== alpha ==
// iir_variable_filter
module iir_variable_filter
#(
    parameter DATA_IN_WIDTH  = 16,
    parameter DATA_OUT_WIDTH = 32,
    parameter TAP_WIDTH      = 16,
    parameter FF_TAP_COUNT   = 4,
    parameter FB_TAP_COUNT   = 3,
    parameter NUM_LP_FILTERS = 20
)
(
    input  wire                               clk,
    input  wire                               reset_n,
    input  wire        [8:0]                  filter_index,
    input  wire signed [DATA_IN_WIDTH-1:0]    data_in,
    output wire signed [DATA_OUT_WIDTH-1:0]   data_out
);
Size in the first run: roughly 8600 cells after synthesis, roughly 59 I/O pins.
export LEC_CHECK = 0
export ABC_AREA = 1
export CAP_MARGIN = 5
export CORE_ASPECT_RATIO = 0.68
export CORE_MARGIN = 2
export CORE_UTILIZATION = 71
export CTS_CLUSTER_DIAMETER = 238
export HOLD_SLACK_MARGIN = -0.09
export SETUP_SLACK_MARGIN = 2.04
export SLEW_MARGIN = 20
export TNS_END_PERCENT = 5
create_clock -name core_clock -period 8.3 [get_ports {clk}]
run.sh (not shown) runs the stock make flow with config.mk's settings and CLKGATE_MAP_FILE=.
The flow for alpha finished, though final verification flagged setup timing.
#### Input delta (beta over alpha)
Settings: a change of CORE_UTILIZATION from 71 to 51; a deleted CTS_CLUSTER_DIAMETER that had been 238; a deleted CORE_ASPECT_RATIO that had been 0.68; a deleted TNS_END_PERCENT that had been 5; a deleted HOLD_SLACK_MARGIN that had been -0.09; a deleted ABC_AREA that had been 1; a change of CAP_MARGIN from 5 to 20; a deleted SETUP_SLACK_MARGIN that had been 2.04; a change of the clock period (ns, I/O delays scaled along) from 8.3 to 4.77.
Notes after the runs:
- beta completed end to end; final checks failed (setup timing).
- Core utilization for beta is lower than for alpha.
- | die outline width | beta vs alpha | about 2.4% lower |
- Floorplan net count for beta is lower than for alpha.
- Synthesized cell count: beta vs alpha down 584
- Run comparison: alpha worst setup path endpoint IIR.y_delay[0][13]; beta worst setup path endpoint IIR.y_delay[0][18]
- Looking only at transition time at the pin with the least slew margin, and setting everything else aside, the higher value of beta and alpha goes to alpha.
- On multiplexer share of the synthesized area, beta and alpha are neck and neck.
- Data arrival time at the worst-slack endpoint (beta over alpha): decrease, 0.16 ns
- | data required time of the critical path | higher: alpha |
- When beta is set beside alpha, its initial core utilization turns out to be 20 points smaller.
- The lower setup slack came out of beta.

Setup of run A:
Starting RTL as in the previous note.
export LEC_CHECK = 0
export CAP_MARGIN = 20
export CORE_MARGIN = 6
export CORE_UTILIZATION = 71
export CTS_CLUSTER_SIZE = 37
export GPL_TIMING_DRIVEN = 1
export HOLD_SLACK_MARGIN = 0.24
export MAX_ROUTING_LAYER = met4
export MIN_ROUTING_LAYER = met1
export PLACE_DENSITY_LB_ADDON = 0.0
export SETUP_SLACK_MARGIN = 2.12
export SLEW_MARGIN = 5
export TNS_END_PERCENT = 25
create_clock -name core_clock -period 10.8 [get_ports {clk}]
[flow] run A | stages: complete | final checks: fail | reason: setup timing
diff inputs: run A => run B
# run A
export LEC_CHECK = 0
export CAP_MARGIN = 20
export CORE_MARGIN = 6
export CORE_UTILIZATION = 71
export CTS_CLUSTER_SIZE = 37
export GPL_TIMING_DRIVEN = 1
export HOLD_SLACK_MARGIN = 0.24
export MAX_ROUTING_LAYER = met4
export MIN_ROUTING_LAYER = met1
export PLACE_DENSITY_LB_ADDON = 0.0
export SETUP_SLACK_MARGIN = 2.12
export SLEW_MARGIN = 5
export TNS_END_PERCENT = 25
create_clock -name core_clock -period 10.8 [get_ports {clk}]
# run B
export LEC_CHECK = 0
export CAP_MARGIN = 40
export CORE_ASPECT_RATIO = 0.5
export CORE_MARGIN = 6
export CORE_UTILIZATION = 67
export CTS_CLUSTER_DIAMETER = 168
export CTS_CLUSTER_SIZE = 98
export GPL_ROUTABILITY_DRIVEN = 0
export GPL_TIMING_DRIVEN = 1
export HOLD_SLACK_MARGIN = 0.24
export MAX_ROUTING_LAYER = met4
export MIN_ROUTING_LAYER = met1
export SLEW_MARGIN = 5
export TNS_END_PERCENT = 10
create_clock -name core_clock -period 16.8 [get_ports {clk}]
--- outcome ---
Of run A and run B, only run B finishes the flow clean.
Run A: flow complete, layout not clean; failing: setup timing
Inserted tap cell count: run B vs run A up about 7%
Against run A, hold slack in run B came out worse.
Diff run A -> run B: routed wire length shrank by 30 mm, final non-filler cell area shrank by about 7%, area of the multi-input gates shrank by 1.6%, first-pass iteration count of the detailed router grew by 2.
Here is what was changed in the inputs of run C compared with run B.
# run B
export LEC_CHECK = 0
export CAP_MARGIN = 40
export CORE_ASPECT_RATIO = 0.5
export CORE_MARGIN = 6
export CORE_UTILIZATION = 67
export CTS_CLUSTER_DIAMETER = 168
export CTS_CLUSTER_SIZE = 98
export GPL_ROUTABILITY_DRIVEN = 0
export GPL_TIMING_DRIVEN = 1
export HOLD_SLACK_MARGIN = 0.24
export MAX_ROUTING_LAYER = met4
export MIN_ROUTING_LAYER = met1
export SLEW_MARGIN = 5
export TNS_END_PERCENT = 10
create_clock -name core_clock -period 16.8 [get_ports {clk}]
# run C
export LEC_CHECK = 0
export ABC_AREA = 1
export CAP_MARGIN = 15
export CORE_MARGIN = 2
export CORE_UTILIZATION = 72
export CTS_CLUSTER_DIAMETER = 235
export GPL_TIMING_DRIVEN = 1
export HOLD_SLACK_MARGIN = -0.05
export MAX_ROUTING_LAYER = met4
export MIN_ROUTING_LAYER = met1
export SLEW_MARGIN = 5
export TNS_END_PERCENT = 25
create_clock -name core_clock -period 9.66 [get_ports {clk}]
Results
Run C completed end to end; final checks failed (setup timing).
On die area, run B loses to run C.
From run B to run C the numbers moved as follows: wire length reported by the detailed router rose by 30%; via count rose by 23%; number of instances on the worst hold path stayed essentially flat.
What run D does differently from run C at the input level:
# run C
export LEC_CHECK = 0
export ABC_AREA = 1
export CAP_MARGIN = 15
export CORE_MARGIN = 2
export CORE_UTILIZATION = 72
export CTS_CLUSTER_DIAMETER = 235
export GPL_TIMING_DRIVEN = 1
export HOLD_SLACK_MARGIN = -0.05
export MAX_ROUTING_LAYER = met4
export MIN_ROUTING_LAYER = met1
export SLEW_MARGIN = 5
export TNS_END_PERCENT = 25
create_clock -name core_clock -period 9.66 [get_ports {clk}]
# run D
export LEC_CHECK = 0
export CAP_MARGIN = 20
export CORE_MARGIN = 2
export CORE_UTILIZATION = 72
export GPL_TIMING_DRIVEN = 1
export MAX_ROUTING_LAYER = met4
export MIN_ROUTING_LAYER = met1
export PLACE_DENSITY_LB_ADDON = 0.0
export SETUP_SLACK_MARGIN = -0.66
export SLEW_MARGIN = 30
export TNS_END_PERCENT = 25
create_clock -name core_clock -period 12.2 [get_ports {clk}]
Results
- Run D: flow complete, layout not clean; failing: setup timing
- Comparing run D and run C, share of the clock period used by the worst path is lower on run D.
- Run D ended up with a lower delay of the slowest cell on the worst path than run C did.
- Final area shrinks slightly when moving from run C to run D.
- Between run C and run D, the maximum root-to-sink buffer count does not differ in any meaningful way.
- Delta(arrival time at the worst endpoint, run D - run C) > 0
- Inverter tally of the final layout excluding the clock network ends up lower on run D.
- | worst hold margin | run D vs run C | better |
- In the metrics for run D and run C, the one carrying the higher setup slack is run D.

== 06-07 ==
Starting RTL as in the previous note.
## iir_variable_filter
module iir_variable_filter
#(
    parameter DATA_IN_WIDTH  = 16,
    parameter DATA_OUT_WIDTH = 32,
    parameter TAP_WIDTH      = 16,
    parameter FF_TAP_COUNT   = 4,
    parameter FB_TAP_COUNT   = 3,
    parameter NUM_LP_FILTERS = 20
)
(
    input  wire                               clk,
    input  wire                               reset_n,
    input  wire        [8:0]                  filter_index,
    input  wire signed [DATA_IN_WIDTH-1:0]    data_in,
    output wire signed [DATA_OUT_WIDTH-1:0]   data_out
);
    wire [FF_TAP_COUNT*TAP_WIDTH-1:0] B_flat;
    wire [FB_TAP_COUNT*TAP_WIDTH-1:0] A_flat;
    coeff_selector #(
        .TAP_WIDTH(TAP_WIDTH),
        .FF_TAP_COUNT(FF_TAP_COUNT),
        .FB_TAP_COUNT(FB_TAP_COUNT),
        .NUM_LP_FILTERS(NUM_LP_FILTERS)
    ) coeff_sel (
        .filter_index(filter_index),
        .B_flat(B_flat),
        .A_flat(A_flat)
    );
    iir_filter #(
        .DATA_IN_WIDTH(DATA_IN_WIDTH),
        .DATA_OUT_WIDTH(DATA_OUT_WIDTH),
        .TAP_WIDTH(TAP_WIDTH),
        .FF_TAP_COUNT(FF_TAP_COUNT),
        .FB_TAP_COUNT(FB_TAP_COUNT)
    ) IIR (
        .clk(clk),
        .reset_n(reset_n),
        .data_in(data_in),
        .data_out(data_out),
        .B_flat(B_flat),
        .A_flat(A_flat)
    );
endmodule
Settings: LEC_CHECK=0, ABC_AREA=1, CAP_MARGIN=20, CORE_MARGIN=2, CORE_UTILIZATION=62, CTS_CLUSTER_DIAMETER=393, CTS_CLUSTER_SIZE=95, SLEW_MARGIN=20; clock period 3.54 ns.
Layout checks on 06-07: not met. Flow itself completed; violations: negative setup slack.
> inputs changed (06-07 -> 07-11)
Settings: a change of CORE_UTILIZATION from 62 to 64; a deleted CTS_CLUSTER_DIAMETER that had been 393; a deleted ABC_AREA that had been 1; a deleted CTS_CLUSTER_SIZE that had been 95; a change of the clock period (ns, I/O delays scaled along) from 3.54 to 4.77.
--- outcome ---
Each of 06-07 and 07-11 falls short of a clean finish.
06-07 completed end to end; final checks failed (negative setup slack).
Portion of the post-synthesis area used by sequential elements of 07-11 is on par with 06-07.
Of the two candidates, 06-07 has the worse post-route cell area and 07-11 the better one.
Setup TNS is higher on 07-11
Non-clock buffering overhead in the final layout, 06-07 and 07-11: smaller value in 07-11
Delta (07-11 minus 06-07): number of buffers added for setup after CTS rose about 16%, final core utilization rose 0.95 points, placed standard-cell area fell 0.88%.

Starting RTL as in the previous note.
==> flow/design.v (excerpt) <==
module iir_variable_filter
#(
    parameter DATA_IN_WIDTH  = 16,
    parameter DATA_OUT_WIDTH = 32,
    parameter TAP_WIDTH      = 16,
    parameter FF_TAP_COUNT   = 4,
    parameter FB_TAP_COUNT   = 3,
    parameter NUM_LP_FILTERS = 20
)
(
    input  wire                               clk,
    input  wire                               reset_n,
    input  wire        [8:0]                  filter_index,
    input  wire signed [DATA_IN_WIDTH-1:0]    data_in,
    output wire signed [DATA_OUT_WIDTH-1:0]   data_out
);
    wire [FF_TAP_COUNT*TAP_WIDTH-1:0] B_flat;
    wire [FB_TAP_COUNT*TAP_WIDTH-1:0] A_flat;
    coeff_selector #(
        .TAP_WIDTH(TAP_WIDTH),
        .FF_TAP_COUNT(FF_TAP_COUNT),
        .FB_TAP_COUNT(FB_TAP_COUNT),
        .NUM_LP_FILTERS(NUM_LP_FILTERS)
    ) coeff_sel (
        .filter_index(filter_index),
        .B_flat(B_flat),
        .A_flat(A_flat)
    );
    iir_filter #(
        .DATA_IN_WIDTH(DATA_IN_WIDTH),
        .DATA_OUT_WIDTH(DATA_OUT_WIDTH),
        .TAP_WIDTH(TAP_WIDTH),
        .FF_TAP_COUNT(FF_TAP_COUNT),
        .FB_TAP_COUNT(FB_TAP_COUNT)
    ) IIR (
        .clk(clk),
        .reset_n(reset_n),
        .data_in(data_in),
        .data_out(data_out),
        .B_flat(B_flat),
        .A_flat(A_flat)
    );
endmodule
Settings: LEC_CHECK=0, ABC_AREA=1, CAP_MARGIN=10, CORE_ASPECT_RATIO=1.11, CORE_MARGIN=2, CORE_UTILIZATION=72, CTS_CLUSTER_SIZE=10, SLEW_MARGIN=20, TNS_END_PERCENT=10; clock period 8.34 ns.
The baseline finished but failed the layout checks on negative setup slack.
Change:
--- a/flow/config.mk
+++ b/flow/config.mk
@@ -8 +8 @@
-export ABC_AREA = 1
+export ABC_AREA = 0
@@ -10 +9,0 @@
-export CORE_ASPECT_RATIO = 1.11
@@ -13 +12,2 @@
-export CTS_CLUSTER_SIZE = 10
+export CTS_CLUSTER_DIAMETER = 397
+export CTS_CLUSTER_SIZE = 100
Result: The new run produced a layout that fails on negative setup slack. Final cell count falls by a little under a tenth. Worst hold slack gains 0.17 ns. Core utilization falls by 1.5 points. Wire length falls by roughly a tenth. Fmax falls by a few percent. Sequential cell count stays the same. Clock skew falls by 0.0068 ns. Worst setup slack loses 0.78 ns. Synthesized cell count falls by a few percent.
Change:
--- a/flow/config.mk
+++ b/flow/config.mk
@@ -8,2 +8 @@
-export ABC_AREA = 0
-export CAP_MARGIN = 10
+export CAP_MARGIN = 20
@@ -11,3 +10 @@
-export CORE_UTILIZATION = 72
-export CTS_CLUSTER_DIAMETER = 397
-export CTS_CLUSTER_SIZE = 100
+export CORE_UTILIZATION = 9
@@ -15 +11,0 @@
-export TNS_END_PERCENT = 10
==> flow/constraint.sdc (replaced) <==
create_clock -name core_clock -period 16.0 [get_ports {clk}]
set_input_delay 3.2000 -clock core_clock [delete_from_list [all_inputs] [get_ports {clk}]]
set_output_delay 3.2000 -clock core_clock [all_outputs]
set_load 0.01 [all_outputs]
Outcome: With this change the flow passed the timing, DRC and antenna checks. Wire length goes down by 7.0%. First-iteration DRC count fell by 40%.

== v46 ==
iir_variable_filter again, from the RTL that the note above started with.
Settings: LEC_CHECK=0, ABC_AREA=1, CAP_MARGIN=5, CORE_ASPECT_RATIO=0.71, CORE_MARGIN=2, CORE_UTILIZATION=72, CTS_CLUSTER_DIAMETER=227, HOLD_SLACK_MARGIN=-0.09, SETUP_SLACK_MARGIN=-0.62, SLEW_MARGIN=20; clock period 8.19 ns.
v46 completed end to end; final checks failed (negative setup slack).
> inputs changed (v46 -> v16)
--- a/flow/config.mk
+++ b/flow/config.mk
@@ -8,9 +8,10 @@
 export ABC_AREA = 1
 export CAP_MARGIN = 5
-export CORE_ASPECT_RATIO = 0.71
+export CORE_ASPECT_RATIO = 0.63
 export CORE_MARGIN = 2
 export CORE_UTILIZATION = 72
 export CTS_CLUSTER_DIAMETER = 227
 export HOLD_SLACK_MARGIN = -0.09
-export SETUP_SLACK_MARGIN = -0.62
+export SETUP_SLACK_MARGIN = 2.48
 export SLEW_MARGIN = 20
+export TNS_END_PERCENT = 40
==> flow/constraint.sdc <==
create_clock -name core_clock -period 9.66 [get_ports {clk}]
set_input_delay 1.9320 -clock core_clock [delete_from_list [all_inputs] [get_ports {clk}]]
set_output_delay 1.9320 -clock core_clock [all_outputs]
set_load 0.01 [all_outputs]
==> comparison <==
v16 -> stages 100% | layout checks FAIL | negative setup slack. Any difference in via count between v16 and v46 is small enough to ignore. Global routing usage summed across all routing layers: v16 vs v46 — no meaningful difference. Between v16 and v46, it is v16 whose worst setup slack is higher, by 1.53 ns. v46 reports its critical path endpoint as IIR.y_delay[0][17]$_DFF_PN0_ while v16 reports IIR.y_delay[0][14]$_DFF_PN0_. The final reports for v16 and v46 show number of filler cells placed in the layout higher in the former. Looking at v16 and v46, the sequential share of cell area is a wash. Total instance count after detailed placement: v16 and v46 compared, higher one is v46. Looking at launching element of the worst setup path, the filter_index[0] result is from v46; the filter_index[8] one comes from v16.
> inputs changed (v16 -> v38)
--- a/flow/config.mk
+++ b/flow/config.mk
@@ -8,10 +8,8 @@
 export ABC_AREA = 1
 export CAP_MARGIN = 5
-export CORE_ASPECT_RATIO = 0.63
+export CORE_ASPECT_RATIO = 0.68
 export CORE_MARGIN = 2
-export CORE_UTILIZATION = 72
-export CTS_CLUSTER_DIAMETER = 227
+export CORE_UTILIZATION = 71
+export CTS_CLUSTER_DIAMETER = 238
 export HOLD_SLACK_MARGIN = -0.09
-export SETUP_SLACK_MARGIN = 2.48
 export SLEW_MARGIN = 20
-export TNS_END_PERCENT = 40
==> flow/constraint.sdc <==
create_clock -name core_clock -period 8.3 [get_ports {clk}]
set_input_delay 1.6600 -clock core_clock [delete_from_list [all_inputs] [get_ports {clk}]]
set_output_delay 1.6600 -clock core_clock [all_outputs]
set_load 0.01 [all_outputs]
==> results <==
v16 -> v38: number of gates resized after cts decreased by more than a quarter. Going from v16 to v38, buffer share of cell area grows by 2.2 points. In v38, the inserted tap cell count came out 9 above the value in v16. Compared to v16, v38 has wire length 13000 um lower. The final reports for v38 and v16 show global-route usage lower in the former. v38: all stages done; final checks FAILED (negative setup slack). Side by side, number of buffers and inverters on the critical path turned out higher in v38 than in v16. Relative area change from synthesis to final layout: v38 vs v16 up 2.6 points.
--- input diff v38..v39 ---
--- a/flow/config.mk
+++ b/flow/config.mk
@@ -6,10 +6,6 @@
 export NUM_CORES = 4
 export LEC_CHECK = 0
-export ABC_AREA = 1
-export CAP_MARGIN = 5
-export CORE_ASPECT_RATIO = 0.68
+export CAP_MARGIN = 20
 export CORE_MARGIN = 2
-export CORE_UTILIZATION = 71
-export CTS_CLUSTER_DIAMETER = 238
-export HOLD_SLACK_MARGIN = -0.09
+export CORE_UTILIZATION = 40
 export SLEW_MARGIN = 20
==> flow/constraint.sdc <==
create_clock -name core_clock -period 14.7 [get_ports {clk}]
set_input_delay 2.9400 -clock core_clock [delete_from_list [all_inputs] [get_ports {clk}]]
set_output_delay 2.9400 -clock core_clock [all_outputs]
set_load 0.01 [all_outputs]
==> comparison <==
- v39 reached the final stage; the timing, DRC and antenna checks on its layout passed.
- As of v39, non-clock inverter total of the final layout had fallen by more than 10% compared to v38.
- The higher total setup buffers inserted after CTS came out of v38.
- Core utilization: higher on v38
### v39 -> v18
--- a/flow/config.mk
+++ b/flow/config.mk
@@ -9,3 +9,6 @@
 export CORE_MARGIN = 2
 export CORE_UTILIZATION = 40
+export CTS_CLUSTER_DIAMETER = 395
+export CTS_CLUSTER_SIZE = 100
 export SLEW_MARGIN = 20
+export TNS_END_PERCENT = 70
==> flow/constraint.sdc <==
create_clock -name core_clock -period 15.0 [get_ports {clk}]
set_input_delay 3.0000 -clock core_clock [delete_from_list [all_inputs] [get_ports {clk}]]
set_output_delay 3.0000 -clock core_clock [all_outputs]
set_load 0.01 [all_outputs]
As far as via density per instance is concerned, v18 and v39 perform about the same.
Comparing DRC marker count from the first detailed-route iteration for v39 and v18, the smaller number came from v18.
From v39 to v18 the numbers moved as follows: area growth from synthesis to final layout down 0.90 points; vias after detailed routing went down by about 0.7%.
v18 did not stop at any stage, and its layout met the timing, DRC and antenna checks.
Pin count of the biggest net entering global routing (v18 / v39): 1.08
--- input diff v18..v23 ---
--- a/flow/config.mk
+++ b/flow/config.mk
@@ -8,7 +8,4 @@
 export CAP_MARGIN = 20
 export CORE_MARGIN = 2
-export CORE_UTILIZATION = 40
-export CTS_CLUSTER_DIAMETER = 395
-export CTS_CLUSTER_SIZE = 100
+export CORE_UTILIZATION = 65
 export SLEW_MARGIN = 20
-export TNS_END_PERCENT = 70
==> flow/constraint.sdc <==
create_clock -name core_clock -period 16.0 [get_ports {clk}]
set_input_delay 3.2000 -clock core_clock [delete_from_list [all_inputs] [get_ports {clk}]]
set_output_delay 3.2000 -clock core_clock [all_outputs]
set_load 0.01 [all_outputs]
### Flow results
Summary — overall chip area, v23 relative to v18: lower, by 0.072 mm^2.
Min number of inserted diodes across v23 and v18: v23
Via count delta (v18 -> v23): insignificant
Delta (v23 minus v18): number of antenna violations at the first check in global routing shows a reduction of 5, core utilization of the finished layout shows an increase of 24 points.
v23 has combinational share of cell area above what v18 had.
[v23] detailed-routed wire length on met3 rose about 27% relative to v18
Summary of v23 over v18: number of cells in the finished layout apart from fillers saw a decrease, final-layout worst hold slack saw a decrease, wire length of the first global-routing pass saw a decrease.
